$ cat design.v
module mux2 #(parameter width = 16)
(
input sel,
input [width-1:0] a, b,
output logic [width-1:0] f
);
always_comb
begin
if (sel == 0)
f = a;
else
f = b;
end
endmodule
module mux4 #(parameter width = 16)
(
input [1:0] sel,
input [width-1:0] a, b, c, d,
output logic [width-1:0] f
);
always_comb
begin
if (sel == 2'b00)
f = a;
else if (sel == 2'b01)
f = b;
else if (sel == 2'b10)
f = c;
else
f = d;
end
endmodule
module register #(parameter width = 16)
(
    input clk,
    input load,
    input [width-1:0] in,
    output logic [width-1:0] out
);
logic [width-1:0] data;
always_ff @(posedge clk)
begin
    if (load)
    begin
        data <= in;
    end
end
always_comb
begin
    out = data;
end
endmodule
module array #(parameter width = 128, parameter has_reset = 0)
(
    input clk,
    input rst,
    input write,
    input logic [2:0] index,
    input [width-1:0] datain,
    output logic [width-1:0] dataout
);
logic [width-1:0] data [7:0];
always_ff @(posedge clk)
begin
    if (has_reset && rst)
    begin
        for (int i = 0; i < 8; i++)
        begin
            data[i] <= '0;
        end
    end
    else if (write == 1)
    begin
        data[index] <= datain;
    end
end
assign dataout = data[index];
endmodule
module cpudatainmux
(
	input [15:0] cpu_sel,
	input logic [127:0] dat_o_cpu,
	input logic [127:0] dat_i_cpu,
	output logic [127:0] cpudatainmux_out
);
mux2 #(.width (8)) cpudatainmux0
(
	.sel(cpu_sel[0]),
	.a(dat_o_cpu[7:0]), 
	.b(dat_i_cpu[7:0]),
	.f(cpudatainmux_out[7:0])
);
mux2 #(.width (8)) cpudatainmux1
(
	.sel(cpu_sel[1]),
	.a(dat_o_cpu[15:8]), 
	.b(dat_i_cpu[15:8]),
	.f(cpudatainmux_out[15:8])
);
mux2 #(.width (8)) cpudatainmux2
(
	.sel(cpu_sel[2]),
	.a(dat_o_cpu[23:16]), 
	.b(dat_i_cpu[23:16]),
	.f(cpudatainmux_out[23:16])
);
mux2 #(.width (8)) cpudatainmux3
(
	.sel(cpu_sel[3]),
	.a(dat_o_cpu[31:24]), 
	.b(dat_i_cpu[31:24]),
	.f(cpudatainmux_out[31:24])
);
mux2 #(.width (8)) cpudatainmux4
(
	.sel(cpu_sel[4]),
	.a(dat_o_cpu[39:32]), 
	.b(dat_i_cpu[39:32]),
	.f(cpudatainmux_out[39:32])
);
mux2 #(.width (8)) cpudatainmux5
(
	.sel(cpu_sel[5]),
	.a(dat_o_cpu[47:40]), 
	.b(dat_i_cpu[47:40]),
	.f(cpudatainmux_out[47:40])
);
mux2 #(.width (8)) cpudatainmux6
(
	.sel(cpu_sel[6]),
	.a(dat_o_cpu[55:48]), 
	.b(dat_i_cpu[55:48]),
	.f(cpudatainmux_out[55:48])
);
mux2 #(.width (8)) cpudatainmux7
(
	.sel(cpu_sel[7]),
	.a(dat_o_cpu[63:56]), 
	.b(dat_i_cpu[63:56]),
	.f(cpudatainmux_out[63:56])
);
mux2 #(.width (8)) cpudatainmux8
(
	.sel(cpu_sel[8]),
	.a(dat_o_cpu[71:64]), 
	.b(dat_i_cpu[71:64]),
	.f(cpudatainmux_out[71:64])
);
mux2 #(.width (8)) cpudatainmux9
(
	.sel(cpu_sel[9]),
	.a(dat_o_cpu[79:72]), 
	.b(dat_i_cpu[79:72]),
	.f(cpudatainmux_out[79:72])
);
mux2 #(.width (8)) cpudatainmux10
(
	.sel(cpu_sel[10]),
	.a(dat_o_cpu[87:80]), 
	.b(dat_i_cpu[87:80]),
	.f(cpudatainmux_out[87:80])
);
mux2 #(.width (8)) cpudatainmux11
(
	.sel(cpu_sel[11]),
	.a(dat_o_cpu[95:88]), 
	.b(dat_i_cpu[95:88]),
	.f(cpudatainmux_out[95:88])
);
mux2 #(.width (8)) cpudatainmux12
(
	.sel(cpu_sel[12]),
	.a(dat_o_cpu[103:96]), 
	.b(dat_i_cpu[103:96]),
	.f(cpudatainmux_out[103:96])
);
mux2 #(.width (8)) cpudatainmux13
(
	.sel(cpu_sel[13]),
	.a(dat_o_cpu[111:104]), 
	.b(dat_i_cpu[111:104]),
	.f(cpudatainmux_out[111:104])
);
mux2 #(.width (8)) cpudatainmux14
(
	.sel(cpu_sel[14]),
	.a(dat_o_cpu[119:112]), 
	.b(dat_i_cpu[119:112]),
	.f(cpudatainmux_out[119:112])
);
mux2 #(.width (8)) cpudatainmux15
(
	.sel(cpu_sel[15]),
	.a(dat_o_cpu[127:120]), 
	.b(dat_i_cpu[127:120]),
	.f(cpudatainmux_out[127:120])
);
endmodule
module cache_datapath
(
    input clk,
    input rst,
    input logic [15:0] adr_i_cpu_in,
	 input way0_write,
	 input v0_write,
	 input v0_in,
	 input dirty0_write,
	 input dirty0_in,
	 input way1_write,
	 input v1_write,
	 input v1_in,
	 input dirty1_write,
	 input dirty1_in,
	 input lru_write,
	 input lru_in,
	 output logic lru_out,
	 input datainmux_sel,
	 input memaddrmux_sel,
	 output logic dirty,
	 output logic hit,
	 output logic hit0,
	 output logic [127:0] dat_o_cpu,
	 input [15:0] cpu_sel,
	 input logic [127:0] dat_i_cpu_in,
	 output logic [127:0] dat_o_mem,
	 output logic [15:0] adr_o_mem,
	 input logic [127:0] dat_i_mem,
	 input load_mar,
	 input load_mdr,
	 input reginmux_sel,
	 input addrregmux_sel
);
logic [127:0] datainmux_out;
logic [127:0] data0_out;
logic [8:0] tag0_out;
logic valid0_out;
logic dirty0_out;
logic comp0_out;
logic [127:0] data1_out;
logic [8:0] tag1_out;
logic [8:0] tagmux_out;
logic valid1_out;
logic dirty1_out;
logic comp1_out;
logic hit1;
logic [15:0] write_back_addr;
logic [127:0] cpudatainmux_out;
logic [15:0] memaddrmux_out;
logic [127:0] memdatamux_out;
logic [15:0] adr_i_cpu;
logic [127:0] dat_i_cpu;
logic [15:0] mar_in;
logic [15:0] mar_out;
assign hit0 = (adr_i_cpu_in[15:7] == tag0_out) & valid0_out;
assign hit1 = (adr_i_cpu_in[15:7] == tag1_out) & valid1_out;
assign hit = hit0 | hit1;
assign write_back_addr = {tagmux_out,adr_i_cpu_in[6:4],4'b0000};
assign adr_o_mem = mar_out;
array #(.width(128)) data0
(
    .clk(clk),
    .rst(rst),
    .write(way0_write),
    .index(adr_i_cpu[6:4]),
    .datain(datainmux_out),
    .dataout(data0_out)
);
array #(.width(9)) tag0
(
    .clk(clk),
    .rst(rst),
    .write(way0_write),
    .index(adr_i_cpu[6:4]),
    .datain(adr_i_cpu[15:7]),
    .dataout(tag0_out)
);
array #(.width(1), .has_reset(1)) valid0
(
    .clk(clk),
    .rst(rst),
    .write(v0_write),
    .index(adr_i_cpu[6:4]),
    .datain(v0_in),
    .dataout(valid0_out)
);
array #(.width(1), .has_reset(1)) dirty0
(
    .clk(clk),
    .rst(rst),
    .write(dirty0_write),
    .index(adr_i_cpu[6:4]),
    .datain(dirty0_in),
    .dataout(dirty0_out)
);
array #(.width(128)) data1
(
    .clk(clk),
    .rst(rst),
    .write(way1_write),
    .index(adr_i_cpu[6:4]),
    .datain(datainmux_out),
    .dataout(data1_out)
);
array #(.width(9)) tag1
(
    .clk(clk),
    .rst(rst),
    .write(way1_write),
    .index(adr_i_cpu[6:4]),
    .datain(adr_i_cpu[15:7]),
    .dataout(tag1_out)
);
array #(.width(1), .has_reset(1)) valid1
(
    .clk(clk),
    .rst(rst),
    .write(v1_write),
    .index(adr_i_cpu[6:4]),
    .datain(v1_in),
    .dataout(valid1_out)
);
array #(.width(1), .has_reset(1)) dirty1
(
    .clk(clk),
    .rst(rst),
    .write(dirty1_write),
    .index(adr_i_cpu[6:4]),
    .datain(dirty1_in),
    .dataout(dirty1_out)
);
array #(.width(1), .has_reset(1)) lru
(
    .clk(clk),
    .rst(rst),
    .write(lru_write),
    .index(adr_i_cpu[6:4]),
    .datain(lru_in),
    .dataout(lru_out)
);
mux2 #(.width (128)) cpudatamux
(
	.sel(hit0),
	.a(data1_out), 
	.b(data0_out),
	.f(dat_o_cpu)
);
mux2 #(.width (128)) memdatamux
(
	.sel(lru_out),
	.a(data0_out), 
	.b(data1_out),
	.f(dat_o_mem)
);
mux2 #(.width (9)) tagmux
(
	.sel(lru_out),
	.a(tag0_out), 
	.b(tag1_out),
	.f(tagmux_out)
);
mux2 #(.width (1)) dirtymux
(
	.sel(lru_out),
	.a(dirty0_out), 
	.b(dirty1_out),
	.f(dirty)
);
mux2 #(.width (128)) datainmux
(
	.sel(datainmux_sel),
	.a(dat_i_mem), 
	.b(cpudatainmux_out),
	.f(datainmux_out)
);
cpudatainmux cpudatainmux1
(
	.cpu_sel,
	.dat_o_cpu,
	.dat_i_cpu,
	.cpudatainmux_out
);
assign dat_i_cpu = dat_i_cpu_in;
register #(.width(16)) mar
(
    .clk(clk),
    .load(load_mar),
    .in(mar_in),
    .out(mar_out)
);
mux2 #(.width (16)) addrregmux
(
	.sel(addrregmux_sel),
	.a(adr_i_cpu_in), 
	.b(mar_out),
	.f(adr_i_cpu)
);
mux2 #(.width (16)) reginmux
(
	.sel(reginmux_sel),
	.a(adr_i_cpu_in), 
	.b(write_back_addr),
	.f(mar_in)
);
endmodule
module cache_control
(
	 input clk,
	 input rst,
	 output logic way0_write,
	 output logic v0_write,
	 output logic v0_in,
	 output logic dirty0_write,
	 output logic dirty0_in,
	 output logic way1_write,
	 output logic v1_write,
	 output logic v1_in,
	 output logic dirty1_write,
	 output logic dirty1_in,
	 output logic lru_write,
	 output logic lru_in,
	 input lru_out,
	 output logic datainmux_sel,
	 output logic memaddrmux_sel,
	 input dirty,
	 input hit,
	 input hit0,
	 input mem_ack,
	 input mem_rty,
	 output logic mem_cyc,
	 output logic mem_stb,
	 output logic mem_we,
	 input cpu_cyc,
	 input cpu_stb,
	 input cpu_we,
	 output logic cpu_ack,
	 output logic load_mdr,
	 output logic reginmux_sel,
	 output logic addrregmux_sel,
	 output logic load_mar
);
localparam [1:0] hit_idle   = 2'd0,
                 allocate   = 2'd1,
                 write_back = 2'd2,
                 strobe     = 2'd3;
logic [1:0] state, next_states;
always_comb
begin : state_actions
	 way0_write = 1'b0;
	 v0_write = 1'b0;
	 v0_in = 1'b0;
	 dirty0_write= 1'b0;
	 dirty0_in= 1'b0;
	 way1_write = 1'b0;
	 v1_write= 1'b0;
	 v1_in= 1'b0;
	 dirty1_write= 1'b0;
	 dirty1_in= 1'b0;
	 lru_write= 1'b0;
	 lru_in = 1'b0;
	 datainmux_sel= 1'b0;
	 memaddrmux_sel= 1'b0;
	 mem_cyc = 1'b0;
	 mem_stb = 1'b0;
	 mem_we = 1'b0;
	 cpu_ack = 1'b0;
	load_mdr = (cpu_cyc & cpu_stb);
	addrregmux_sel = 1'b0;
	 case(state)
		hit_idle: begin
			if (cpu_cyc & cpu_stb  & hit ) begin
				if (hit0) begin
					lru_in = 1;
					lru_write = 1;
				end
				else begin
					lru_in = 0;
					lru_write = 1;
				end
				if (cpu_we) begin
					datainmux_sel = 1;
					if(hit0) begin
						way0_write = 1;
						v0_write = 1;
						v0_in = 1;
						dirty0_write= 1;
						dirty0_in= 1;
					end
					else begin
						way1_write = 1;
						v1_write = 1;
						v1_in = 1;
						dirty1_write= 1;
						dirty1_in= 1;
					end
				end
				cpu_ack = 1'b1;
			end
		end
		allocate: begin
			mem_cyc = 1;
			mem_stb = 1;
			mem_we = 0;
			addrregmux_sel = 1;
			if(lru_out == 0) begin
				way0_write = 1;
				v0_write = 1;
				v0_in = 1;
				dirty0_write= 1;
				dirty0_in= 0;
			end
			else begin
				way1_write = 1;
				v1_write = 1;
				v1_in = 1;
				dirty1_write= 1;
				dirty1_in= 0;
			end
		end
		write_back: begin
		addrregmux_sel = 1;
			memaddrmux_sel = 1;
			mem_we = 1;
			mem_cyc = 1;
			mem_stb = 1;
		end
		strobe: begin
			mem_cyc = 0;
			mem_stb = 0;
		end
		default:  ;
	endcase
end
always_comb
begin : next_state_logic
	  next_states = state;
	  reginmux_sel = 0;
	  load_mar = 0;
	  case(state)
		hit_idle:	
			if(cpu_cyc & cpu_stb) begin
					if(hit == 1) next_states = hit_idle;
						else begin 
							load_mar = 1;
							if(dirty == 0) 
							begin
								next_states = allocate;
							end
							else 
							begin
								next_states = write_back;
								reginmux_sel = 1;
							end
						end
			end
		allocate: if (mem_ack == 0) next_states = allocate;
						else next_states = hit_idle;
		write_back: if (mem_ack == 0) next_states = write_back;
						else next_states = strobe;
		strobe: begin
			load_mar = 1;
			next_states = allocate;
		end
	endcase
end
always_ff @(posedge clk)
begin: next_state_assignment
	 if (rst)
		state <= hit_idle;
	 else
		state <= next_states;
end
endmodule
module cache
(
    input clk,
    input rst,
    input  [11:0]  cpu_adr,
    input  [127:0] cpu_dat_m,
    input  [15:0]  cpu_sel,
    input          cpu_cyc,
    input          cpu_stb,
    input          cpu_we,
    output [127:0] cpu_dat_s,
    output         cpu_ack,
    output         cpu_rty,
    output [11:0]  mem_adr,
    output [127:0] mem_dat_m,
    output [15:0]  mem_sel,
    output         mem_cyc,
    output         mem_stb,
    output         mem_we,
    input  [127:0] mem_dat_s,
    input          mem_ack,
    input          mem_rty
);
logic way0_write;
logic v0_write;
logic v0_in;
logic dirty0_write;
logic dirty0_in;
logic way1_write;
logic v1_write;
logic v1_in;
logic dirty1_write;
logic dirty1_in;
logic lru_write;
logic lru_in;
logic lru_out;
logic datainmux_sel;
logic memaddrmux_sel;
logic dirty;
logic hit;
logic hit0;
logic load_mar;
logic load_mdr;
logic [15:0] adr_i_cpu;
logic [15:0] adr_o_mem;
logic reginmux_sel;
logic addrregmux_sel;
assign cpu_rty = cpu_stb & cpu_cyc & (!cpu_ack);
assign adr_i_cpu = {cpu_adr,4'b0000};
assign mem_sel = 16'b1111111111111111;
assign mem_adr = adr_o_mem[15:4];
cache_control cache_controller
(
	 .clk(clk),
	 .rst(rst),
	 .way0_write,
	 .v0_write,
	 .v0_in,
	 .dirty0_write,
	 .dirty0_in,
	 .way1_write,
	 .v1_write,
	 .v1_in,
	 .dirty1_write,
	 .dirty1_in,
	 .lru_write,
	 .lru_in,
	 .lru_out,
	 .datainmux_sel,
	 .memaddrmux_sel,
	 .dirty,
	 .hit,
	 .hit0,
	 .mem_ack,
	 .mem_rty,
	 .mem_cyc,
	 .mem_stb,
	 .mem_we,
	 .cpu_cyc,
	 .cpu_stb,
	 .cpu_we,
	 .cpu_ack,
	 .load_mar,
	 .load_mdr,
	 .reginmux_sel,
	 .addrregmux_sel
);
cache_datapath cache_datapath1
(
    .clk(clk),
    .rst(rst),
    .adr_i_cpu_in(adr_i_cpu),
	 .way0_write,
	 .v0_write,
	 .v0_in,
	 .dirty0_write,
	 .dirty0_in,
	 .way1_write,
	 .v1_write,
	 .v1_in,
	 .dirty1_write,
	 .dirty1_in,
	 .lru_write,
	 .lru_in,
	 .lru_out,
	 .datainmux_sel,
	 .memaddrmux_sel,
	 .dirty,
	 .hit,
	 .hit0,
	 .dat_o_cpu(cpu_dat_s),
	 .cpu_sel,
	 .dat_i_cpu_in(cpu_dat_m),
	 .dat_o_mem(mem_dat_m),
	 .adr_o_mem,
	 .dat_i_mem(mem_dat_s),
	 .load_mar,
	 .load_mdr,
	 .reginmux_sel,
	 .addrregmux_sel
);
endmodule
$ cat run.sh
#!/bin/bash
# the make line also repeats each setting of config.mk as NAME=value (left out here)
make -C /OpenROAD-flow-scripts/flow DESIGN_CONFIG=/design/flow/config.mk WORK_HOME=/design/flow/orfs CLKGATE_MAP_FILE= finish
$ cat config.mk
export PLATFORM = sky130hd
export DESIGN_NAME = cache
export DESIGN_NICKNAME = cache
export VERILOG_FILES = /design/flow/design.v
export SDC_FILE = /design/flow/constraint.sdc
export NUM_CORES = 4
export LEC_CHECK = 0
export CAP_MARGIN = 20
export CELL_PAD_IN_SITES_DETAIL_PLACEMENT = 2
export CELL_PAD_IN_SITES_GLOBAL_PLACEMENT = 2
export CORE_MARGIN = 2
export CORE_UTILIZATION = 27
export GPL_ROUTABILITY_DRIVEN = 1
export GPL_TIMING_DRIVEN = 0
export PLACE_DENSITY_LB_ADDON = 0.0
export SLEW_MARGIN = 20
export TNS_END_PERCENT = 65
$ cat constraint.sdc
create_clock -name core_clock -period 6.95 [get_ports {clk}]
set_input_delay 1.3900 -clock core_clock [delete_from_list [all_inputs] [get_ports {clk}]]
set_output_delay 1.3900 -clock core_clock [all_outputs]
set_load 0.01 [all_outputs]
==> results of run 1 <==
## final cells by class
type / instances / area share
antenna: 300 / 0.00558
buffer: 875 / 0.0480
clock buffer: 380 / 0.0575
clock inverter: 106 / 0.00504
inverter: 166 / 0.00524
multi-input combinational: 5266 / 0.233
sequential: 2248 / 0.501
tap: 4994 / 0.0465
timing repair buffer: 948 / 0.0987
## layer usage
| layer | wire length (µm) | vias to the layer above | part of all wire | GRT usage |
|---|---|---|---|---|
| li1 | - | 34631 | - | - |
| met1 | 335000 | 54171 | 0.38 | 0.577 |
| met2 | 365000 | 9875 | 0.42 | 0.626 |
| met3 | 116000 | 1931 | 0.13 | 0.152 |
| met4 | 58600 | 16 | 0.067 | 0.289 |
| met5 | 357 | - | 0.00041 | 0.00379 |
## what timing repair did
action	in CTS	in global routing
endpoints found under the setup margin	4668	174
buffers inserted	56	11
pin swaps	39	9
gates resized	747	84
gates cloned	5	0
## through the flow
stage,total power [µW],std cells
finish,35300,15283
global route,35300,15017
CTS,34700,14973
detailed placement,20200,14435
global placement,19800,14117
floorplan,16300,8565
==> qor.txt, run 1 <==
Status - failed layout checks
SO Viols - negative setup slack
Startpoint Class - register
Ys Warns - 10
Max Root-Sink Buffers - 4
CTS tree - done
CTS Sinks - 2248
Fmax - 140 MHz
Hold/Removal Path Class - register to register
Synth Area in Simple Gates - 0.125
Final WL - 875 mm
Die X - 618 µm
Die Y - 618 µm
Grt ovf - 0
TritonCTS Buffers - 286
# Cells Yosys - 8550
Avg Cell Area, Syn - 11.9 µm²
Xor/xnor share - 0.00137
Hold wc startpoint - cache_datapath1.valid1.data[3]
Fraction of the cycle the final worst path needs - 1.03
P_clk - 14500 µW
Most common cell in the synthesized netlist - nor2_1
Final Core Density - 0.358
Crit-path cells - buf_6 > or4_4 > o31a_1 > buf_8 > buf_4 > nor2_4 > buf_8 > buf_8 > buf_8 > a22o_1 > nor3_1 > inv_1 > nor2_1 > a21oi_4 > clkdlybuf4s50_1
Cell taking the most area after synthesis - edfxtp_1
R2r setup slk - 0.03 ns
CP Class - register to output port
Hold Path Sink - cache_datapath1.valid1.data[3]
Clock latency (worst-skew pair) - 0.97 ns
Tool Warnings - 33
Hold buffers post-CTS - 0
Crit path DAT - 5.74 ns
Seq. cell area - 0.0673 mm²
Max IR drop VDD - 201 µV
DRT Pass-1 Iters - 9
Synth unique cells - 76
Fill count - 38638
I/O pin count - 580
FP Rows - 225
RSZ-0062 raised after global routing - yes
Ys async rst share - 0
Most used cell, CP - buf_8
Int Power - 24200 µW
Comb area - 0.0313 mm²
Cell depth of the worst setup path - 15
Number of global-route vias before repair - 88978
R2R cell count - 22
Skew final - 0.0445 ns
Dominant cell area share - 0.658
Most common flop cell mapped by yosys - edfxtp_1
CORE AREA - 0.375 mm²
Psw - 11000 µW
Mapped Area - 0.102 mm²
RR Startpoint - cache_controller.state[0]
Final setup margin - -0.177 ns
Critical Path RT - 5.56 ns
AO/OA Area Share - 0.143
Vias after detailed routing - 100624
Mux cell area share - 0.0232
Crit path to - mem_dat_m[30]
RR Endpoint - cache_datapath1.data0.data[3][63]
Combinational share of power - 0.171
Register bit total from synthesis - 2248
Max cap viols - 0
Minimum clock period - 7.13 ns
Largest net degree at the start of global routing - 54
Worst setup startpoint - cache_controller.state[3]
Combinational power - 6030 µW
Main area contributors - edfxtp_1 66%, nor2_1 8.7%, a22oi_1 3.3%
Full die area - 0.382 mm²
Clock share of power - 0.411
First-pass GRT wire length - 1070 mm
Htree depth - 5
Sequential power - 14700 µW
Cell count after synthesis - 8550
Total Routing Usage GR - 0.445
Top logic family - AND-OR/OR-AND gates
Sw frac - 0.313
Area Overhead vs Synth - 32.2%
Post-place setup slack - -3.91 ns
Final setup TNS - -4.26 ns
Fin. max-slew vios - 0
WHS - 0.466 ns
Post-DP Area - 0.121 mm²
Yosys stat chip area - 0.102 mm²
Routability cong. - 0.921
Power density over the cells - 262 mW/mm²
FP Core Util - 0.271
Clock transition at path regs - 0.06 ns
Commonest cells in the netlist - 2360 x nor2_1, 2228 x edfxtp_1, 501 x nand2_1
Post-DP HPWL - 619 mm
Slowest stage cell, crit path - clkdlybuf4s50_1
ANT nets after route - 0
Worst Path Buf+Inv - 8
Final net count - 10082
Final instance area - 0.134 mm²
Max FO, Critical Path - 11
Max-Slew Margin vs Limit - 0.124
Seq share, synth - 0.662
Remaining DRCs - 0
Max power group - sequential cells
Root buf cell - clkbuf_16
CP peak stage delay - 0.60 ns
Vias per cell - 6.58
Hold-critical path depth - 2
Setup violators final - 76
Number of enable flip-flop cells - 2228
Per-cell routed wire length - 57.3 µm
Static Leakage - 0.0507 µW
Crit. End Element - output port
Starting DRT DRC Count - 20593
Worst-Margin Slew - 1.31 ns
Fin. Hold Viols - 0
Delay-heaviest family, CP - buffers and inverters
Initial antenna violation count - 248
Reg power frac - 0.418
Post-synthesis adder-cell area fraction - 0
Port Buf Inserts - 558
==> inputs of run 2 (changes only) <==
Settings changed: CELL_PAD_IN_SITES_DETAIL_PLACEMENT 2 to unset, CELL_PAD_IN_SITES_GLOBAL_PLACEMENT 2 to unset, CORE_UTILIZATION 27 to 66, GPL_ROUTABILITY_DRIVEN 1 to unset, GPL_TIMING_DRIVEN 0 to unset, PLACE_DENSITY_LB_ADDON 0.0 to unset, TNS_END_PERCENT 65 to unset.
Clock period 6.95 ns to 4.21 ns, I/O delays scaled along.
==> run 2 against run 1 <==
Still fails the layout checks on negative setup slack. Setup slack lost 1.1 ns. Non-clock buffer count grew 165. Worst hold slack got worse by 0.093 ns. Clock-buffer cell count decreased by 116. Cell count shrank 21%. Die area fell by 59%. Synthesized cell count stayed put. Area after synthesis is the same.
==> qor.txt, run 2 <==
Status - failed layout checks
SO Viols - negative setup slack
TritonCTS Buffers - 214 (-25%)
First-pass GRT wire length - 571 mm (-47%)
Post-synthesis adder-cell area fraction - 0 (unchanged)
Final instance area - 0.131 mm² (-2.2%)
I/O pin count - 580 (unchanged)
Critical Path RT - 3.37 ns (-2.19 ns)
Mapped Area - 0.102 mm² (unchanged)
Post-DP Area - 0.121 mm² (-0.30%)
FP Rows - 144 (-36%)
R2r setup slk - -0.95 ns (-0.98 ns)
CORE AREA - 0.154 mm² (-59%)
Max Root-Sink Buffers - 3 (-1)
Htree depth - 4 (-1)
Crit-path cells - or3b_4 > and2_4 > buf_12 > buf_16 > nor2_4 > buf_12 > buf_12 > bufbuf_16 > a221oi_1 > buf_4 > o221ai_1 > nor2_1 > a21oi_1 > clkdlybuf4s50_1
FP Core Util - 0.663 (+0.392)
Per-cell routed wire length - 34.0 µm (-41%)
RSZ-0062 raised after global routing - yes
Total Routing Usage GR - 0.502 (+0.0575)
Crit. End Element - output port
Skew final - 0.0529 ns (+0.00837 ns)
Dominant cell area share - 0.658 (unchanged)
Hold Path Sink - cache_datapath1.mar.data[5]
Static Leakage - 0.0519 µW (+2.3%)
Sequential power - 24300 µW (+65%)
Minimum clock period - 5.46 ns
Most common cell in the synthesized netlist - nor2_1
Post-place setup slack - -1.39 ns (+2.52 ns)
Crit path to - mem_dat_m[100]
Fin. Hold Viols - 0 (unchanged)
Commonest cells in the netlist - 2360 x nor2_1, 2228 x edfxtp_1, 501 x nand2_1
AO/OA Area Share - 0.143 (unchanged)
Hold/Removal Path Class - input pin to register
Setup violators final - 4703 (+6100%)
Worst Path Buf+Inv - 7 (-1)
Root buf cell - clkbuf_16
Sw frac - 0.253 (-0.0600)
WHS - 0.373 ns (-0.0931 ns)
Area Overhead vs Synth - 29.2%
Max IR drop VDD - 404 µV (+100%)
CP peak stage delay - 0.49 ns (-0.11 ns)
Worst-Margin Slew - 1.13 ns (-0.185 ns)
RR Startpoint - cache_controller.state[3]
Fraction of the cycle the final worst path needs - 1.30 (+0.272)
Final WL - 413 mm (-53%)
P_clk - 19000 µW (+31%)
Synth unique cells - 76 (unchanged)
Cell depth of the worst setup path - 14 (-1)
Hold-critical path depth - 1 (-1)
Psw - 12500 µW (+13%)
Remaining DRCs - 0 (unchanged)
Delay-heaviest family, CP - buffers and inverters
Ys Warns - 10 (unchanged)
Startpoint Class - register
Cell taking the most area after synthesis - edfxtp_1
Reg power frac - 0.492 (+0.074)
Seq share, synth - 0.662 (unchanged)
Power density over the cells - 376 mW/mm² (+43%)
Combinational share of power - 0.125 (-0.046)
ANT nets after route - 0 (unchanged)
Slowest stage cell, crit path - clkdlybuf4s50_1
Tool Warnings - 33 (unchanged)
DRT Pass-1 Iters - 9 (unchanged)
Synth Area in Simple Gates - 0.125 (unchanged)
Grt ovf - 0 (unchanged)
Yosys stat chip area - 0.102 mm² (unchanged)
Number of enable flip-flop cells - 2228 (unchanged)
Hold wc startpoint - cpu_adr[1]
# Cells Yosys - 8550 (unchanged)
Main area contributors - edfxtp_1 66%, nor2_1 8.7%, a22oi_1 3.3%
Post-DP HPWL - 245 mm (-60%)
Largest net degree at the start of global routing - 85 (+57%)
Register bit total from synthesis - 2248 (unchanged)
Fmax - 183 MHz
Int Power - 36900 µW (+53%)
Worst setup startpoint - cache_datapath1.mar.data[4]
Clock share of power - 0.383 (-0.028)
Ys async rst share - 0 (unchanged)
Max-Slew Margin vs Limit - 0.245 (+0.121)
Initial antenna violation count - 10 (-96%)
Max power group - sequential cells
Fin. max-slew vios - 0 (unchanged)
Xor/xnor share - 0.00137 (unchanged)
Final setup margin - -1.25 ns (-1.08 ns)
Die Y - 397 µm (-36%)
Number of global-route vias before repair - 85244 (-4.2%)
Top logic family - AND-OR/OR-AND gates
Avg Cell Area, Syn - 11.9 µm² (unchanged)
Hold buffers post-CTS - 0 (unchanged)
Clock latency (worst-skew pair) - 0.89 ns (-0.08 ns)
Vias per cell - 7.26 (+10%)
CTS tree - done
CP Class - register to output port
Starting DRT DRC Count - 17098 (-17%)
Cell count after synthesis - 8550 (unchanged)
Vias after detailed routing - 88088 (-12%)
Clock transition at path regs - 0.07 ns (about the same)
Final net count - 10177 (+0.94%)
R2R cell count - 18 (-18%)
Max cap viols - 0 (unchanged)
Mux cell area share - 0.0232 (unchanged)
Design Power - 49500 µW (+40%)
Full die area - 0.157 mm² (-59%)
Routability cong. - 0.949 (+3.0%)
Crit path DAT - 4.62 ns (-1.12 ns)
RR Endpoint - cache_datapath1.data1.data[5][21]
Final Core Density - 0.856 (+0.498)
Max FO, Critical Path - 11 (unchanged)
Combinational power - 6190 µW (+3%)
CTS Sinks - 2248 (unchanged)
Most used cell, CP - buf_12
Port Buf Inserts - 562 (+0.72%)
Most common flop cell mapped by yosys - edfxtp_1
Die X - 397 µm (-36%)
[run 2: layout make-up]
type                    count  area [µm²]
flip-flops and latches   2248       67300
multi-input cells        5268       31500
repair buffers           1988       22600
fillers                  7510       22000
clock buffers             264        5610
well taps                2044        2560
clock inverters           137        1150
inverters                 166         688
diodes                     22        55.1
[run 2: layer usage]
metal | track usage | vias to the layer above | wire (µm)
met5 | 0 | - | 65
met2 | 0.742 | 9617 | 178000
met4 | 0.317 | 10 | 32700
met1 | 0.636 | 41922 | 125000
li1 | - | 34374 | -
met3 | 0.177 | 2165 | 77200
[run 2: per-stage QoR]
step                setup TNS [ns]  cells
CTS                       -1911.17  12016
global placement          -4269.39  11523
global route              -2967.45  12117
detailed placement        -4552.64  11523
finish                    -2888.86  12137
floorplan                 -2727.87   8565
[run 2: what timing repair did]
action                     in CTS  in global routing
pin swaps                      36                 64
buffers inserted               79                 90
resized                       419                505
gates cloned                   14                 16
setup endpoints to repair    4678               4687
==> inputs of run 3 (changes only) <==
Settings changed: ABC_AREA set to 1, CORE_UTILIZATION 66 to 67, CTS_CLUSTER_DIAMETER set to 398, PLACE_DENSITY set to 0.6, SETUP_SLACK_MARGIN set to 0.2.
Clock period 4.21 ns to 2.52 ns, I/O delays scaled along.
==> run 3 against run 2 <==
The layout still fails its checks (negative setup slack). Flip-flop count did not move. Setup slack worse by 0.72 ns. Largest power group unchanged. Die area rose by 0.71%.
==> qor.txt, run 3 <==
Max-Slew Margin vs Limit - 0.383 (+0.138)
First-pass GRT wire length - 560 mm (-1.9%)
Max FO, Critical Path - 10 (-1)
Skew final - 0.0370 ns (-0.0159 ns)
Hold wc startpoint - cpu_adr[1]
# Cells Yosys - 9543 (+12%)
Final net count - 10990 (+8.0%)
Cell taking the most area after synthesis - edfxtp_1
RR Startpoint - cache_controller.state[0]
Most used cell, CP - nand2_4
Ys Warns - 10 (unchanged)
Final setup TNS - -6256.29 ns (-3367.43 ns)
Sw frac - 0.269 (+0.0159)
Remaining DRCs - 0 (unchanged)
I/O pin count - 580 (unchanged)
Root buf cell - clkbuf_16
Final WL - 410 mm (-0.66%)
Most common flop cell mapped by yosys - edfxtp_1
Starting DRT DRC Count - 17656 (+3.3%)
Startpoint Class - register
Grt met1 use - 0.603 (-0.0322)
Max power group - sequential cells
GR Layer Usage met2 - 0.729 (-0.0138)
Htree depth - 4 (unchanged)
Synth Area in Simple Gates - 0.132 (+0.00702)
Yosys stat chip area - 0.104 mm² (+2.2%)
Vias after detailed routing - 92157 (+4.6%)
CTS tree - done
Post-synthesis adder-cell area fraction - 0 (unchanged)
Register bit total from synthesis - 2248 (unchanged)
Die Y - 398 µm (+0.35%)
Reg power frac - 0.458 (-0.034)
Hold/Removal Path Class - input pin to register
Seq share, synth - 0.647 (-0.0145)
Xor/xnor share - 0 (-0.00137)
Initial antenna violation count - 9 (-1)
Seq. cell area - 0.0673 mm² (unchanged)
CTS Sinks - 2248 (unchanged)
Clock share of power - 0.358 (-0.025)
Fill count - 7217 (-3.9%)
DRT Pass-1 Iters - 10 (+1)
RSZ-0062 raised after global routing - yes
Max Root-Sink Buffers - 3 (unchanged)
Psw - 24100 µW (+92%)
R2R cell count - 24 (+6)
Ys async rst share - 0 (unchanged)
Combinational power - 16500 µW (+170%)
Met3 GRT Util - 0.152 (-0.0251)
CP Class - register to output port
R2r setup slk - -1.58 ns (-0.63 ns)
TritonCTS Buffers - 215 (+0.47%)
Clock transition at path regs - 0.07 ns (about the same)
Static Leakage - 0.0498 µW (-4.0%)
Routability cong. - 0.921 (-3.0%)
Clock latency (worst-skew pair) - 0.88 ns (about the same)
Mux cell area share - 0 (-0.0232)
Critical Path RT - 2.02 ns (-1.35 ns)
SO Viols - negative setup slack
Worst-Margin Slew - 0.925 ns (-0.204 ns)
Die X - 398 µm (+0.35%)
Worst setup startpoint - cache_controller.state[0]
Grt ovf - 0 (unchanged)
Crit path DAT - 3.99 ns (-0.63 ns)
Hold buffers post-CTS - 0 (unchanged)
RR Endpoint - cache_datapath1.data1.data[5][104]
Number of enable flip-flop cells - 2228 (unchanged)
Mapped Area - 0.104 mm² (+2.2%)
Max cap viols - 0 (unchanged)
Combinational share of power - 0.184 (+0.059)
Post-DP Area - 0.122 mm² (+0.87%)
Slowest stage cell, crit path - a221oi_2
Vias per cell - 7.12 (-1.8%)
Dominant cell area share - 0.643 (-0.0144)
Top logic family - AND-OR/OR-AND gates
P_clk - 32000 µW (+68%)
Port Buf Inserts - 562 (unchanged)
Post-DP HPWL - 236 mm (-3.8%)
Power density over the cells - 668 mW/mm² (+77%)
Commonest cells in the netlist - 2228 x edfxtp_1, 2083 x a21oi_1, 1755 x nand2_1
Sequential power - 41000 µW (+69%)
Main area contributors - edfxtp_1 64%, a21oi_1 10%, nand2_1 6.3%
Hold Path Sink - cache_datapath1.mar.data[5]
Total Routing Usage GR - 0.483 (-0.0197)
ANT nets after route - 0 (unchanged)
Fraction of the cycle the final worst path needs - 1.78 (+0.484)
Final setup margin - -1.97 ns (-0.717 ns)
Crit. End Element - output port
Cell depth of the worst setup path - 19 (+5)
Area Overhead vs Synth - 28.8%
FP Rows - 144 (unchanged)
Post-place setup slack - -1.81 ns (-0.419 ns)
Largest net degree at the start of global routing - 70 (-18%)
Delay-heaviest family, CP - buffers and inverters
Fmax - 223 MHz
Cell count after synthesis - 9543 (+12%)
Setup violators final - 4733 (+0.64%)
FP Core Util - 0.675 (+0.0125)
Worst Path Buf+Inv - 10 (+3)
Crit path to - cpu_dat_s[20]
Final instance area - 0.134 mm² (+1.9%)
Fin. max-slew vios - 0 (unchanged)
Full die area - 0.158 mm² (+0.71%)
Grt peak-use layer - met2
Int Power - 65400 µW (+77%)
Hold-critical path depth - 1 (unchanged)
Minimum clock period - 4.49 ns
Status - failed layout checks
Synth unique cells - 39 (-49%)
Comb area - 0.0324 mm² (+3.0%)
Max IR drop VDD - 727 µV (+80%)
Tool Warnings - 33 (unchanged)
Most common cell in the synthesized netlist - edfxtp_1
Per-cell routed wire length - 31.7 µm (-6.8%)
Number of global-route vias before repair - 88028 (+3.3%)
Avg Cell Area, Syn - 10.9 µm² (-8.4%)
Fin. Hold Viols - 0 (unchanged)
CP peak stage delay - 0.44 ns (-0.05 ns)
Final Core Density - 0.870 (+0.0133)
AO/OA Area Share - 0.164 (+0.0206)
Crit-path cells - nor2_4 > buf_6 > buf_6 > nand2_4 > nand2_4 > nor2_4 > buf_12 > buf_8 > nand2_4 > buf_12 > clkinv_16 > buf_16 > clkbuf_16 > a221oi_2 > nand2_1 > inv_1 > nand3_2 > and2_1 > buf_2
CORE AREA - 0.154 mm² (+0.35%)
## run 3: area by class of cell
class / instances / share of cell area
inverter: 414 / 0.0126
clock buffer: 274 / 0.0427
timing repair buffer: 1822 / 0.173
multi-input combinational: 5996 / 0.242
sequential: 2248 / 0.502
antenna: 14 / 0.000261
clock inverter: 122 / 0.00809
tap: 2044 / 0.0191
timing repair inverter: 2 / 0.000149
## run 3: layer usage
metal  up-vias  share of wire
met3      2437           0.18
met5         -        0.00031
li1      37022              -
met1     42657           0.30
met4        12          0.086
met2     10029           0.44
## run 3: metrics by stage
step | hold slack, ns | power [µW] | cells
finish | 0.247 | 89500 | 12936
global route | 0.230 | 91000 | 12922
CTS | 0.223 | 87400 | 12799
detailed placement | 0.440 | 56100 | 12329
global placement | 0.442 | 55900 | 12329
floorplan | 0.421 | 48300 | 9558
## run 3: repair_timing
item | CTS | global route
pin swaps | 26 | 108
resized | 288 | 711
setup endpoints to repair | 4745 | 4745
buffers inserted | 50 | 88
gates cloned | 24 | 35
==> inputs of run 4 (changes only) <==
Settings changed: ABC_AREA 1 to unset, CELL_PAD_IN_SITES_DETAIL_PLACEMENT set to 0, CELL_PAD_IN_SITES_GLOBAL_PLACEMENT set to 0, CORE_UTILIZATION 67 to 64, CTS_CLUSTER_DIAMETER 398 to unset, GPL_ROUTABILITY_DRIVEN set to 1, GPL_TIMING_DRIVEN set to 1, PLACE_DENSITY 0.6 to unset, PLACE_DENSITY_LB_ADDON set to 0.0, SETUP_SLACK_MARGIN 0.2 to unset, TNS_END_PERCENT set to 65.
Clock period 2.52 ns to 6.08 ns, I/O delays scaled along.
==> run 4 against run 3 <==
Still fails the layout checks on negative setup slack. Clock power is 59% lower. Wire length down 8.3%. Power shrank 62%. Critical path depth is 7 lower. Setup slack better by 1.8 ns. Clock-buffer cell count down 1. Synthesized cell count shrank 10%. Non-clock buffer count fell by 394. Flip-flop count did not move. Cell area shrank 7.9%. Die area grew 2.4%. Largest power group unchanged.
==> qor.txt, run 4 <==
Grt ovf - 0 (unchanged)
Hold/Removal Path Class - register to register
CTS Sinks - 2248 (unchanged)
Delay-heaviest family, CP - buffers and inverters
Main area contributors - edfxtp_1 66%, nor2_1 8.7%, a22oi_1 3.3%
Post-synthesis adder-cell area fraction - 0 (unchanged)
Post-place setup slack - -0.456 ns (+1.36 ns)
Sw frac - 0.243 (-0.0265)
Post-DP HPWL - 216 mm (-8.3%)
# Cells Yosys - 8550 (-10%)
Ys async rst share - 0 (unchanged)
Seq. cell area - 0.0673 mm² (about the same)
CORE AREA - 0.158 mm² (+2.7%)
Post-DP Area - 0.116 mm² (-5.1%)
Cell depth of the worst setup path - 12 (-7)
Dominant cell area share - 0.658 (+0.0144)
I/O pin count - 580 (unchanged)
RSZ-0062 raised after global routing - yes
CP Class - input pin to output port
Sequential power - 16900 µW (-59%)
Comb area - 0.0304 mm² (-6.2%)
Cell taking the most area after synthesis - edfxtp_1
Worst Path Buf+Inv - 5 (-5)
TritonCTS Buffers - 215 (unchanged)
Mux cell area share - 0.0232 (+0.0232)
RR Startpoint - cache_controller.state[3]
Vias after detailed routing - 82423 (-11%)
Minimum clock period - 6.28 ns
DRT Pass-1 Iters - 10 (unchanged)
Clock latency (worst-skew pair) - 0.86 ns (-0.02 ns)
Hold-critical path depth - 2 (+1)
R2r setup slk - 0.83 ns (+2.41 ns)
Crit path to - cpu_dat_s[1]
FP Rows - 146 (+1.4%)
Combinational power - 3520 µW (-79%)
Final instance area - 0.123 mm² (-7.9%)
RR Endpoint - cache_datapath1.data0.data[4][106]
Xor/xnor share - 0.00137 (+0.00137)
Synth unique cells - 76 (+95%)
Routability cong. - 0.900 (-2.2%)
SO Viols - negative setup slack
ANT nets after route - 0 (unchanged)
Die X - 403 µm (+1.2%)
Max IR drop VDD - 285 µV (-61%)
Psw - 8150 µW (-66%)
Fmax - 159 MHz
Most used cell, CP - buf_12
Largest net degree at the start of global routing - 138 (+97%)
Tool Warnings - 52 (+58%)
Worst-Margin Slew - 1.24 ns (+0.317 ns)
Most common cell in the synthesized netlist - nor2_1
Crit. End Element - output port
Critical Path RT - 4.86 ns (+2.84 ns)
Max FO, Critical Path - 43 (+33)
Int Power - 25400 µW (-61%)
Reg power frac - 0.502 (+0.044)
Crit-path cells - clkdlybuf4s50_1 > o21ai_4 > nand2_4 > buf_12 > buf_12 > nor2_4 > buf_12 > a22o_1 > nor3_1 > o31a_1 > a21oi_1 > clkdlybuf4s50_1
Register bit total from synthesis - 2248 (unchanged)
Synth Area in Simple Gates - 0.125 (-0.00702)
Total Routing Usage GR - 0.458 (-0.0247)
CP peak stage delay - 0.86 ns (+0.42 ns)
Fill count - 9638 (+34%)
Area Overhead vs Synth - 21.3%
Setup violators final - 18 (-99.6%)
Placed Cells - 11152 (-9.5%)
AO/OA Area Share - 0.143 (-0.0206)
Hold Path Sink - cache_datapath1.valid1.data[3]
Top logic family - AND-OR/OR-AND gates
Hold wc startpoint - cache_datapath1.valid1.data[3]
Seq share, synth - 0.662 (+0.0145)
Avg Cell Area, Syn - 11.9 µm² (+9.2%)
Remaining DRCs - 0 (unchanged)
R2R cell count - 20 (-17%)
P_clk - 13200 µW (-59%)
Initial antenna violation count - 8 (-1)
FP Core Util - 0.643 (-0.0321)
Starting DRT DRC Count - 14301 (-19%)
Final non-filler cell total - 11576 (-11%)
Cell count after synthesis - 8550 (-10%)
Yosys stat chip area - 0.102 mm² (-2.2%)
Most common flop cell mapped by yosys - edfxtp_1
Per-cell routed wire length - 32.5 µm (+2.5%)
Max cap viols - 0 (unchanged)
Fin. max-slew vios - 0 (unchanged)
Slowest stage cell, crit path - nor3_1
Max-Slew Margin vs Limit - 0.172 (-0.212)
Fin. Hold Viols - 0 (unchanged)
Startpoint Class - input pin
Vias per cell - 7.12 (about the same)
First-pass GRT wire length - 538 mm (-3.9%)
Number of global-route vias before repair - 79985 (-9.1%)
Worst setup startpoint - cpu_adr[0]
Final net count - 9617 (-12%)
Final setup margin - -0.204 ns (+1.77 ns)
Status - failed layout checks
Max Root-Sink Buffers - 3 (unchanged)
Ys Warns - 10 (unchanged)
Clock transition at path regs - 0.06 ns (about the same)
Power density over the cells - 272 mW/mm² (-59%)
Crit path DAT - 5.07 ns (+1.08 ns)
Full die area - 0.162 mm² (+2.4%)
Combinational share of power - 0.105 (-0.079)
Commonest cells in the netlist - 2360 x nor2_1, 2228 x edfxtp_1, 501 x nand2_1
Max power group - sequential cells
Number of enable flip-flop cells - 2228 (unchanged)
Port Buf Inserts - 562 (unchanged)
Fraction of the cycle the final worst path needs - 1.03 (-0.748)
Design Power - 33600 µW (-62%)
Static Leakage - 0.0486 µW (-2.4%)
Root buf cell - clkbuf_16
Mapped Area - 0.102 mm² (-2.2%)
Skew final - 0.0402 ns (+0.00317 ns)
CTS tree - done
Die Y - 403 µm (+1.2%)
Htree depth - 4 (unchanged)
Final WL - 376 mm (-8.3%)
Clock share of power - 0.393 (+0.035)
run 4: repair_timing:
action / CTS / global route
buffers inserted: 22 / 4
setup endpoints to repair: 138 / 106
hold buffers: 0 / 0
hold endpoints to repair: 0 / 0
pin swaps: 7 / 6
gates cloned: 4 / 0
gates resized: 48 / 84
run 4: cell type report:
| cell class | count | area share |
|---|---|---|
| Timing Repair Buffer | 1428 | 0.126 |
| Clock buffer | 273 | 0.0461 |
| Antenna cell | 5 | 0.000101 |
| Sequential cell | 2248 | 0.546 |
| Clock inverter | 117 | 0.00911 |
| Multi-Input combinational cell | 5267 | 0.246 |
| Inverter | 166 | 0.00573 |
| Tap cell | 2072 | 0.0210 |
run 4: layer usage:
metal / part of all wire / GRT usage / vias up
met5: 0.00075 / 0 / -
met4: 0.068 / 0.262 / 14
met3: 0.17 / 0.132 / 1587
met2: 0.44 / 0.694 / 8183
met1: 0.32 / 0.596 / 39411
li1: - / - / 33228
run 4: per-stage QoR:
step           utilization  hold WS [ns]  TNS, ns
5_1_grt              0.780         0.477    -2.44
4_1_cts              0.778         0.453  -0.0430
2_1_floorplan            -         0.419  -504.07
3_3_place_gp         0.732         0.436    -9.13
6_report             0.780         0.458    -1.17
3_5_place_dp         0.732         0.447   -11.50
==> inputs of run 5 (changes only) <==
Settings changed: CELL_PAD_IN_SITES_DETAIL_PLACEMENT 0 to unset, CELL_PAD_IN_SITES_GLOBAL_PLACEMENT 0 to unset, CORE_UTILIZATION 64 to 17, GPL_ROUTABILITY_DRIVEN 1 to unset, GPL_TIMING_DRIVEN 1 to unset, PLACE_DENSITY set to 0.6, PLACE_DENSITY_LB_ADDON 0.0 to unset, SETUP_SLACK_MARGIN set to 0.2, TNS_END_PERCENT 65 to unset.
Clock period 6.08 ns to 7.65 ns, I/O delays scaled along.
==> run 5 against run 4 <==
Now clean on timing, DRC and antenna. Via count fell by 6.3%. Synthesized cell count did not move. Setup slack better by 0.41 ns. Register-to-register slack improved by 0.56 ns. Flip-flop count unchanged. Largest cell class unchanged. Global-route usage fell by 32 points. Utilization decreased by 57 points. Worst hold slack better by 0.0039 ns. Sequential power down 21%. Cell area up 2.3%. Combinational power down 22%.
==> qor.txt, run 5 <==
Max IR drop VDD - 210 µV (-26%)
Int Power - 20300 µW (-20%)
Combinational share of power - 0.101 (-0.004)
Met3 GRT Util - 0.0277 (-0.104)
Avg Cell Area, Syn - 11.9 µm² (unchanged)
CTS tree - done
Setup violators final - 0 (-18)
Starting DRT DRC Count - 9918 (-31%)
Max power group - sequential cells
R2r setup slk - 1.39 ns (+0.56 ns)
Htree depth - 4 (unchanged)
Xor/xnor share - 0.00137 (unchanged)
Initial antenna violation count - 56 (+48)
Most common cell in the synthesized netlist - nor2_1
ANT nets after route - 0 (unchanged)
Mapped Area - 0.102 mm² (unchanged)
Crit-path cells - clkdlybuf4s50_1 > o21ai_2 > buf_4 > and3_1 > a211oi_1 > or4_1 > xor2_1 > o211a_4 > buf_12 > a31oi_1 > nor2_1 > clkdlybuf4s50_1
Number of global-route vias before repair - 74367 (-7.0%)
Port Buf Inserts - 562 (unchanged)
Synth unique cells - 76 (unchanged)
First-pass GRT wire length - 608 mm (+13%)
Clock transition at path regs - 0.06 ns (about the same)
Worst-Margin Slew - 1.27 ns (+0.0301 ns)
Status - finished clean
Worst setup startpoint - cpu_adr[0]
Fin. Hold Viols - 0 (unchanged)
# Cells Yosys - 8550 (unchanged)
Mux cell area share - 0.0232 (unchanged)
Crit path to - cpu_dat_s[60]
Max cap viols - 0 (unchanged)
Max FO, Critical Path - 46 (+7.0%)
Vias per cell - 4.51 (-37%)
Clock latency (worst-skew pair) - 0.90 ns (+0.04 ns)
Post-DP HPWL - 277 mm (+28%)
AO/OA Area Share - 0.143 (unchanged)
Cell count after synthesis - 8550 (unchanged)
Full die area - 0.605 mm² (+270%)
Area Overhead vs Synth - 24.0%
Final setup margin - 0.207 ns (+0.411 ns)
Hold wc startpoint - cache_datapath1.valid1.data[3]
Psw - 6730 µW (-17%)
Hold Path Sink - cache_datapath1.valid1.data[3]
Fill count - 63762 (+560%)
Seq share, synth - 0.662 (unchanged)
P_clk - 10900 µW (-17%)
Final WL - 447 mm (+19%)
Crit. End Element - output port
Final net count - 9214 (-4.2%)
Final Core Density - 0.211 (-0.569)
Skew final - 0.119 ns (+0.0791 ns)
Ys Warns - 10 (unchanged)
CTS Sinks - 2248 (unchanged)
Slowest stage cell, crit path - clkdlybuf4s50_1
Max Root-Sink Buffers - 4 (+1)
RR Startpoint - cache_controller.state[3]
GR Layer Usage met2 - 0.224 (-0.470)
Power density over the cells - 214 mW/mm² (-21%)
Clock share of power - 0.403 (+0.010)
Delay-heaviest family, CP - buffers and inverters
RR Endpoint - cache_datapath1.data0.data[6][40]
Dominant cell area share - 0.658 (unchanged)
Yosys stat chip area - 0.102 mm² (unchanged)
Worst Path Buf+Inv - 4 (-1)
Ys async rst share - 0 (unchanged)
Top logic family - AND-OR/OR-AND gates
Cell depth of the worst setup path - 12 (unchanged)
CP Class - input pin to output port
Main area contributors - edfxtp_1 66%, nor2_1 8.7%, a22oi_1 3.3%
RSZ-0062 raised after global routing - yes
Sw frac - 0.249 (+0.00651)
Fmax - 134 MHz
FP Core Util - 0.170 (-0.473)
R2R cell count - 14 (-30%)
Die X - 778 µm (+93%)
Crit path DAT - 5.91 ns (+0.84 ns)
Combinational power - 2730 µW (-22%)
I/O pin count - 580 (unchanged)
CP peak stage delay - 0.65 ns (-0.21 ns)
Static Leakage - 0.0450 µW (-7.3%)
Post-place setup slack - 0.0248 ns (+0.481 ns)
FP Rows - 284 (+95%)
DRT Pass-1 Iters - 9 (-1)
Die Y - 778 µm (+93%)
Hold-critical path depth - 2 (unchanged)
Tool Warnings - 69 (+33%)
Grt ovf - 0 (unchanged)
Fin. max-slew vios - 0 (unchanged)
Hold/Removal Path Class - register to register
Hold buffers post-CTS - 0 (unchanged)
Critical Path RT - 6.12 ns (+1.26 ns)
Minimum clock period - 7.44 ns
Grt peak-use layer - met2
Total Routing Usage GR - 0.141 (-0.317)
CORE AREA - 0.597 mm² (+280%)
Vias after detailed routing - 77241 (-6.3%)
Root buf cell - clkbuf_16
Fraction of the cycle the final worst path needs - 0.973 (-0.0606)
TritonCTS Buffers - 210 (-2.3%)
Final setup TNS - 0 ns (+1.17 ns)
Sequential power - 13400 µW (-21%)
WHS - 0.462 ns (+0.00395 ns)
Cell taking the most area after synthesis - edfxtp_1
Largest net degree at the start of global routing - 140 (+1.4%)
Synth Area in Simple Gates - 0.125 (unchanged)
Reg power frac - 0.496 (-0.006)
Per-cell routed wire length - 26.1 µm (-20%)
Most used cell, CP - clkdlybuf4s50_1
Grt met1 use - 0.185 (-0.411)
Most common flop cell mapped by yosys - edfxtp_1
Remaining DRCs - 0 (unchanged)
Register bit total from synthesis - 2248 (unchanged)
Max-Slew Margin vs Limit - 0.152 (-0.0201)
Number of enable flip-flop cells - 2228 (unchanged)
Commonest cells in the netlist - 2360 x nor2_1, 2228 x edfxtp_1, 501 x nand2_1
Routability cong. - 0.800 (-11%)
Post-synthesis adder-cell area fraction - 0 (unchanged)
Startpoint Class - input pin
==> run 5: metrics by stage <==
step / instance area (µm²) / instances / total power (µW)
global route: 126000 / 17099 / 27600
CTS: 126000 / 17098 / 27100
detailed placement: 119000 / 16713 / 16400
floorplan: 102000 / 8565 / 14800
finish: 126000 / 17115 / 27000
global placement: 119000 / 16713 / 16400
==> run 5: layer usage <==
layer / vias up / share of wire / wire [µm]
met4: 22 / 0.053 / 23700
li1: 32405 / - / -
met5: - / 0.00031 / 138
met1: 39502 / 0.40 / 181000
met3: 831 / 0.092 / 41100
met2: 4481 / 0.45 / 202000
==> run 5: repair_timing <==
item | in CTS | in global routing
hold endpoints to repair | 0 | 0
resized | 4 | 8
endpoints found under the setup margin | 18 | 7
pin swaps | 1 | 0
gates cloned | 0 | 1
buffers inserted | 5 | 0
==> run 5: area by class of cell <==
type	instances	area, µm²	area share
sequential	2248	67300	0.533
multi-input combinational	5267	30300	0.240
timing repair buffer	1030	10700	0.0851
tap	8008	10000	0.0794
clock buffer	244	5400	0.0428
clock inverter	136	1580	0.0125
inverter	166	749	0.00594
antenna	16	40.0	0.000317
==> inputs of run 6 (changes only) <==
Settings changed: CORE_ASPECT_RATIO set to 0.73, CORE_MARGIN 2 to 10, CORE_UTILIZATION 17 to 48, CTS_CLUSTER_DIAMETER set to 137, GPL_ROUTABILITY_DRIVEN set to 0, HOLD_SLACK_MARGIN set to 0.24, PLACE_DENSITY 0.6 to unset, SETUP_SLACK_MARGIN 0.2 to unset.
Clock period 7.65 ns to 10.2 ns, I/O delays scaled along.
==> run 6 against run 5 <==
Synthesized cell count unchanged. Flip-flop count stayed put. Clock skew down 0.092 ns. Cell count decreased by 31%. Clock-buffer cell count up 23. Die area down 62%. Worst hold slack worse by 0.0068 ns. Setup slack better by 0.32 ns. Power shrank 28%. Area after synthesis unchanged. Sequential power shrank 25%. Combinational power is 31% lower. Critical path type unchanged. Largest power group unchanged.
==> qor.txt, run 6 <==
Status - finished clean
Worst setup startpoint - cpu_adr[0]
Power density over the cells - 166 mW/mm² (-22%)
FP Core Util - 0.482 (+0.312)
Clock share of power - 0.389 (-0.014)
Setup violators final - 0 (unchanged)
RR Endpoint - cache_datapath1.data0.data[5][117]
Slowest stage cell, crit path - clkdlybuf4s50_1
Dominant cell area share - 0.658 (unchanged)
FP Rows - 144 (-49%)
Static Leakage - 0.0439 µW (-2.5%)
Most common cell in the synthesized netlist - nor2_1
RSZ-0062 raised after global routing - no
Die Y - 413 µm (-47%)
Largest net degree at the start of global routing - 140 (unchanged)
Skew final - 0.0268 ns (-0.0924 ns)
P_clk - 7610 µW (-30%)
R2r setup slk - 2.50 ns (+1.11 ns)
DRT Pass-1 Iters - 9 (unchanged)
Post-DP Area - 0.111 mm² (-6.8%)
Placed Cells - 11409 (-32%)
AO/OA Area Share - 0.143 (unchanged)
Comb area - 0.0305 mm² (+0.40%)
Max-Slew Margin vs Limit - 0.205 (+0.0530)
Combinational share of power - 0.096 (-0.005)
Cell taking the most area after synthesis - edfxtp_1
Fraction of the cycle the final worst path needs - 0.948 (-0.0246)
Most used cell, CP - clkdlybuf4s50_1
Crit. End Element - output port
Most common flop cell mapped by yosys - edfxtp_1
Area Overhead vs Synth - 15.6%
Worst-Margin Slew - 1.19 ns (-0.0795 ns)
Per-cell routed wire length - 34.0 µm (+30%)
I/O pin count - 580 (unchanged)
Number of enable flip-flop cells - 2228 (unchanged)
Int Power - 14600 µW (-28%)
Vias per cell - 6.63 (+47%)
# Cells Yosys - 8550 (unchanged)
Vias after detailed routing - 78283 (+1.3%)
Register bit total from synthesis - 2248 (unchanged)
Final non-filler cell total - 11804 (-31%)
Grt ovf - 0 (unchanged)
Seq. cell area - 0.0673 mm² (unchanged)
Die X - 559 µm (-28%)
Hold wc startpoint - cache_datapath1.valid1.data[3]
Worst Path Buf+Inv - 3 (-1)
Sequential power - 10000 µW (-25%)
CP Class - input pin to output port
Max cap viols - 0 (unchanged)
Fin. max-slew vios - 0 (unchanged)
Yosys stat chip area - 0.102 mm² (unchanged)
Port Buf Inserts - 562 (unchanged)
Htree depth - 4 (unchanged)
# resized after CTS - 0 (-4)
Xor/xnor share - 0.00137 (unchanged)
WHS - 0.455 ns (-0.00680 ns)
Post-DP HPWL - 223 mm (-19%)
Startpoint Class - input pin
Tool Warnings - 48 (-30%)
Clock transition at path regs - 0.06 ns (about the same)
Commonest cells in the netlist - 2360 x nor2_1, 2228 x edfxtp_1, 501 x nand2_1
Fin. Hold Viols - 0 (unchanged)
Crit path to - cpu_dat_s[26]
Total Routing Usage GR - 0.336 (+0.195)
Hold-critical path depth - 2 (unchanged)
Ys async rst share - 0 (unchanged)
Full die area - 0.231 mm² (-62%)
Hold Path Sink - cache_datapath1.valid1.data[3]
Sw frac - 0.250 (+0.00120)
Max power group - sequential cells
CTS tree - done
Starting DRT DRC Count - 12977 (+31%)
Reg power frac - 0.514 (+0.018)
Design Power - 19500 µW (-28%)
Initial antenna violation count - 7 (-88%)
Combinational power - 1880 µW (-31%)
Final instance area - 0.118 mm² (-6.8%)
Max FO, Critical Path - 31 (-33%)
Seq share, synth - 0.662 (unchanged)
Hold/Removal Path Class - register to register
Synth unique cells - 76 (unchanged)
First-pass GRT wire length - 562 mm (-7.7%)
Clock latency (worst-skew pair) - 0.87 ns (-0.03 ns)
Main area contributors - edfxtp_1 66%, nor2_1 8.7%, a22oi_1 3.3%
Crit path DAT - 7.63 ns (+1.72 ns)
R2R cell count - 13 (-1)
CTS Sinks - 2248 (unchanged)
Synth Area in Simple Gates - 0.125 (unchanged)
ANT nets after route - 0 (unchanged)
Final net count - 9067 (-1.6%)
Psw - 4890 µW (-27%)
Mapped Area - 0.102 mm² (unchanged)
CP peak stage delay - 0.65 ns (about the same)
Setup bufs post-CTS - 0 (-5)
Top logic family - AND-OR/OR-AND gates
Fill count - 17384 (-73%)
Avg Cell Area, Syn - 11.9 µm² (unchanged)
RR Startpoint - cache_controller.state[3]
Max Root-Sink Buffers - 3 (-1)
Delay-heaviest family, CP - simple AND/OR/NAND/NOR gates
Root buf cell - clkbuf_16
TritonCTS Buffers - 210 (unchanged)
Mux cell area share - 0.0232 (unchanged)
Max IR drop VDD - 151 µV (-28%)
Critical Path RT - 8.16 ns (+2.04 ns)
Final setup TNS - 0 ns (unchanged)
Number of global-route vias before repair - 75133 (+1.0%)
Minimum clock period - 9.67 ns
Cell depth of the worst setup path - 11 (-1)
Post-synthesis adder-cell area fraction - 0 (unchanged)
Cell count after synthesis - 8550 (unchanged)
Crit-path cells - clkdlybuf4s50_1 > o21ai_2 > nand2_4 > mux2i_1 > a2111o_1 > xor2_1 > and4_4 > nand3_4 > buf_4 > a22oi_1 > clkdlybuf4s50_1
Ys Warns - 10 (unchanged)
Remaining DRCs - 0 (unchanged)
CORE AREA - 0.211 mm² (-65%)
Fmax - 103 MHz
Final WL - 402 mm (-10%)
Hold buffers post-CTS - 0 (unchanged)
==> run 6: layer usage <==
layer  vias up  global-route usage  wire length, µm
met3       861              0.0724            52900
met1     39274               0.467           151000
met4         0               0.118            16400
li1      32122                   -                -
met5         -                   0                0
met2      6026               0.524           181000
==> run 6: layout make-up <==
cell class	instances	share of cell area
antenna	5	0.000106
clock buffer	267	0.0474
clock inverter	121	0.00716
inverter	166	0.00632
multi-input combinational	5266	0.259
sequential	2248	0.572
tap	2847	0.0303
timing repair buffer	884	0.0777
==> run 6: metrics by stage <==
stage | utilization | setup slack, ns
after floorplan | - | 2.31
after global placement | 0.525 | 0.797
after detailed placement | 0.526 | 0.815
after CTS | 0.556 | 0.788
after global routing | 0.557 | 0.540
final | 0.558 | 0.527
==> inputs of run 7 (changes only) <==
Settings changed: ABC_AREA set to 1, CAP_MARGIN 20 to 40, CELL_PAD_IN_SITES_DETAIL_PLACEMENT set to 0, CELL_PAD_IN_SITES_GLOBAL_PLACEMENT set to 3, CORE_ASPECT_RATIO 0.73 to unset, CORE_MARGIN 10 to 2, CORE_UTILIZATION 48 to 40, CTS_CLUSTER_DIAMETER 137 to 138, GPL_ROUTABILITY_DRIVEN 0 to 1, GPL_TIMING_DRIVEN set to 0, HOLD_SLACK_MARGIN 0.24 to unset, PLACE_DENSITY_LB_ADDON set to 0.0, SETUP_SLACK_MARGIN set to 0.31, SLEW_MARGIN 20 to 0, TNS_END_PERCENT set to 65.
Clock period 10.2 ns to 6.95 ns, I/O delays scaled along.
==> run 7 against run 6 <==
Die area rose by 14%. Sequential share of layout area fell by 4.6 points. Sequential power rose by 49%. Synthesized cell count rose by 12%. Wire length rose by 46%. Critical path depth rose by 5. Cell count rose by 21%. First-iteration DRC count rose by 30%.
==> qor.txt, run 7 <==
Wl on met1 - 209 mm (+38%)
Most common cell in the synthesized netlist - edfxtp_1
Minimum clock period - 6.74 ns
DRT Pass-1 Iters - 8 (-1)
Mapped Area - 0.104 mm² (+2.2%)
CTS tree - done
Hold wc startpoint - cache_datapath1.valid1.data[5]
RR Startpoint - cache_controller.state[3]
Seq share, synth - 0.647 (-0.0145)
Fin. Hold Viols - 0 (unchanged)
Mux cell area share - 0 (-0.0232)
Port Buf Inserts - 545 (-3.0%)
Per-cell routed wire length - 40.9 µm (+20%)
Fill count - 23549 (+35%)
FP Rows - 187 (+30%)
Cell count after synthesis - 9543 (+12%)
RSZ-0062 raised after global routing - yes
Total Routing Usage GR - 0.432 (+0.0957)
Fmax - 148 MHz
Tool Warnings - 31 (-35%)
Power density over the cells - 265 mW/mm² (+60%)
# Cells Yosys - 9543 (+12%)
Htree depth - 4 (unchanged)
Clock transition at path regs - 0.06 ns (about the same)
Crit-path cells - clkdlybuf4s50_1 > nand2_1 > nand2_2 > buf_4 > nand2_1 > nor2_4 > buf_12 > clkbuf_4 > buf_12 > buf_6 > a22oi_1 > nand4_1 > inv_1 > o21ai_1 > buf_2 > clkdlybuf4s50_1
Combinational power - 6380 µW (+240%)
Number of global-route vias before repair - 84130 (+12%)
Ys Warns - 10 (unchanged)
R2r setup slk - 0.88 ns (-1.62 ns)
Area Overhead vs Synth - 22.9%
Worst setup startpoint - cpu_adr[2]
Main area contributors - edfxtp_1 64%, a21oi_1 10%, nand2_1 6.3%
Die X - 514 µm (-8.0%)
Status - finished clean
Crit. End Element - output port
R2R cell count - 22 (+9)
Grt ovf - 0 (unchanged)
Root buf cell - clkbuf_16
Yosys stat chip area - 0.104 mm² (+2.2%)
Xor/xnor share - 0 (-0.00137)
Met3 wire len - 88.1 mm (+67%)
Psw - 10100 µW (+110%)
First-pass GRT wire length - 760 mm (+35%)
Max power group - sequential cells
Routed wire length on met2 - 243 mm (+34%)
Sw frac - 0.297 (+0.0463)
Final net count - 10897 (+20%)
FP Core Util - 0.402 (-0.0806)
Highest routed layer - met5
Delay-heaviest family, CP - buffers and inverters
Final WL - 586 mm (+46%)
TritonCTS Buffers - 239 (+14%)
Combinational share of power - 0.188 (+0.092)
Post-synthesis adder-cell area fraction - 0 (unchanged)
Skew final - 0.0421 ns (+0.0153 ns)
AO/OA Area Share - 0.164 (+0.0206)
Hold-critical path depth - 2 (unchanged)
Clock share of power - 0.373 (-0.016)
Crit path to - mem_dat_m[71]
Avg Cell Area, Syn - 10.9 µm² (-8.4%)
Clock latency (worst-skew pair) - 0.94 ns (+0.07 ns)
Max-Slew Margin vs Limit - 0.281 (+0.0762)
I/O pin count - 580 (unchanged)
Max Root-Sink Buffers - 3 (unchanged)
ANT nets after route - 0 (unchanged)
Cell taking the most area after synthesis - edfxtp_1
Setup violators final - 0 (unchanged)
Crit path DAT - 5.35 ns (-2.28 ns)
Synth unique cells - 39 (-49%)
Initial antenna violation count - 89 (+82)
CORE AREA - 0.259 mm² (+23%)
Max FO, Critical Path - 10 (-68%)
Ys async rst share - 0 (unchanged)
Critical Path RT - 5.56 ns (-2.60 ns)
Worst-Margin Slew - 1.08 ns (-0.114 ns)
Vias after detailed routing - 94005 (+20%)
Starting DRT DRC Count - 16859 (+30%)
Vias per cell - 6.56 (-1.0%)
Int Power - 23800 µW (+63%)
Post-place setup slack - -1.86 ns (-2.67 ns)
Dominant cell area share - 0.643 (-0.0144)
CTS Sinks - 2248 (unchanged)
Full die area - 0.264 mm² (+14%)
Synth Area in Simple Gates - 0.132 (+0.00702)
Final setup margin - 0.209 ns (-0.318 ns)
Slowest stage cell, crit path - clkdlybuf4s50_1
Remaining DRCs - 0 (unchanged)
Reg power frac - 0.439 (-0.075)
CP Class - input pin to output port
Max IR drop VDD - 343 µV (+130%)
Most common flop cell mapped by yosys - edfxtp_1
CP peak stage delay - 0.57 ns (-0.08 ns)
Routability cong. - 0.935
Commonest cells in the netlist - 2228 x edfxtp_1, 2083 x a21oi_1, 1755 x nand2_1
P_clk - 12600 µW (+66%)
Register bit total from synthesis - 2248 (unchanged)
Sequential power - 14900 µW (+49%)
RR Endpoint - cache_datapath1.data0.data[3][69]
WHS - 0.454 ns (-0.00146 ns)
Hold Path Sink - cache_datapath1.valid1.data[5]
Largest net degree at the start of global routing - 75 (-46%)
Static Leakage - 0.0449 µW (+2.3%)
Top logic family - AND-OR/OR-AND gates
Max cap viols - 0 (unchanged)
Hold buffers post-CTS - 0 (unchanged)
Fin. max-slew vios - 0 (unchanged)
Number of enable flip-flop cells - 2228 (unchanged)
Die Y - 514 µm (+24%)
Cell depth of the worst setup path - 16 (+5)
Post-DP HPWL - 395 mm (+77%)
Startpoint Class - input pin
Worst Path Buf+Inv - 9 (+6)
Fraction of the cycle the final worst path needs - 0.970 (+0.0217)
Hold/Removal Path Class - register to register
## run 7: metal layers
metal	vias to the layer above	global-route usage
li1	37028	-
met2	8617	0.613
met3	1962	0.163
met1	46363	0.549
met4	35	0.280
met5	-	0.00913
## run 7: final cells by class
type	instances	area (µm²)	share of cell area
Clock inverter	144	1100	0.00864
Buffer	901	5640	0.0441
Antenna cell	103	258	0.00202
Sequential cell	2248	67300	0.527
Clock buffer	307	6330	0.0495
Multi-Input combinational cell	5995	30900	0.242
Inverter	414	1690	0.0133
Timing Repair Buffer	807	10300	0.0808
Tap cell	3402	4260	0.0333
## run 7: metrics by stage
stage / total power (µW) / cells / utilization / setup TNS [ns] / cell area (µm²)
finish: 33900 / 14321 / 0.493 / 0 / 128000
global route: 34400 / 14232 / 0.493 / 0 / 128000
detailed placement: 21100 / 13757 / 0.459 / -1186.09 / 119000
CTS: 33500 / 14213 / 0.491 / 0 / 127000
global placement: 20900 / 13505 / 0.439 / - / 114000
floorplan: 17500 / 9558 / - / 0 / 104000
## run 7: timing repair
item | CTS | global route
setup endpoints to repair | 883 | 226
buffers inserted | 5 | 1
pin swaps | 8 | 10
gates resized | 298 | 151
Power figures rest on the tool's default switching activity, not on a simulated workload.
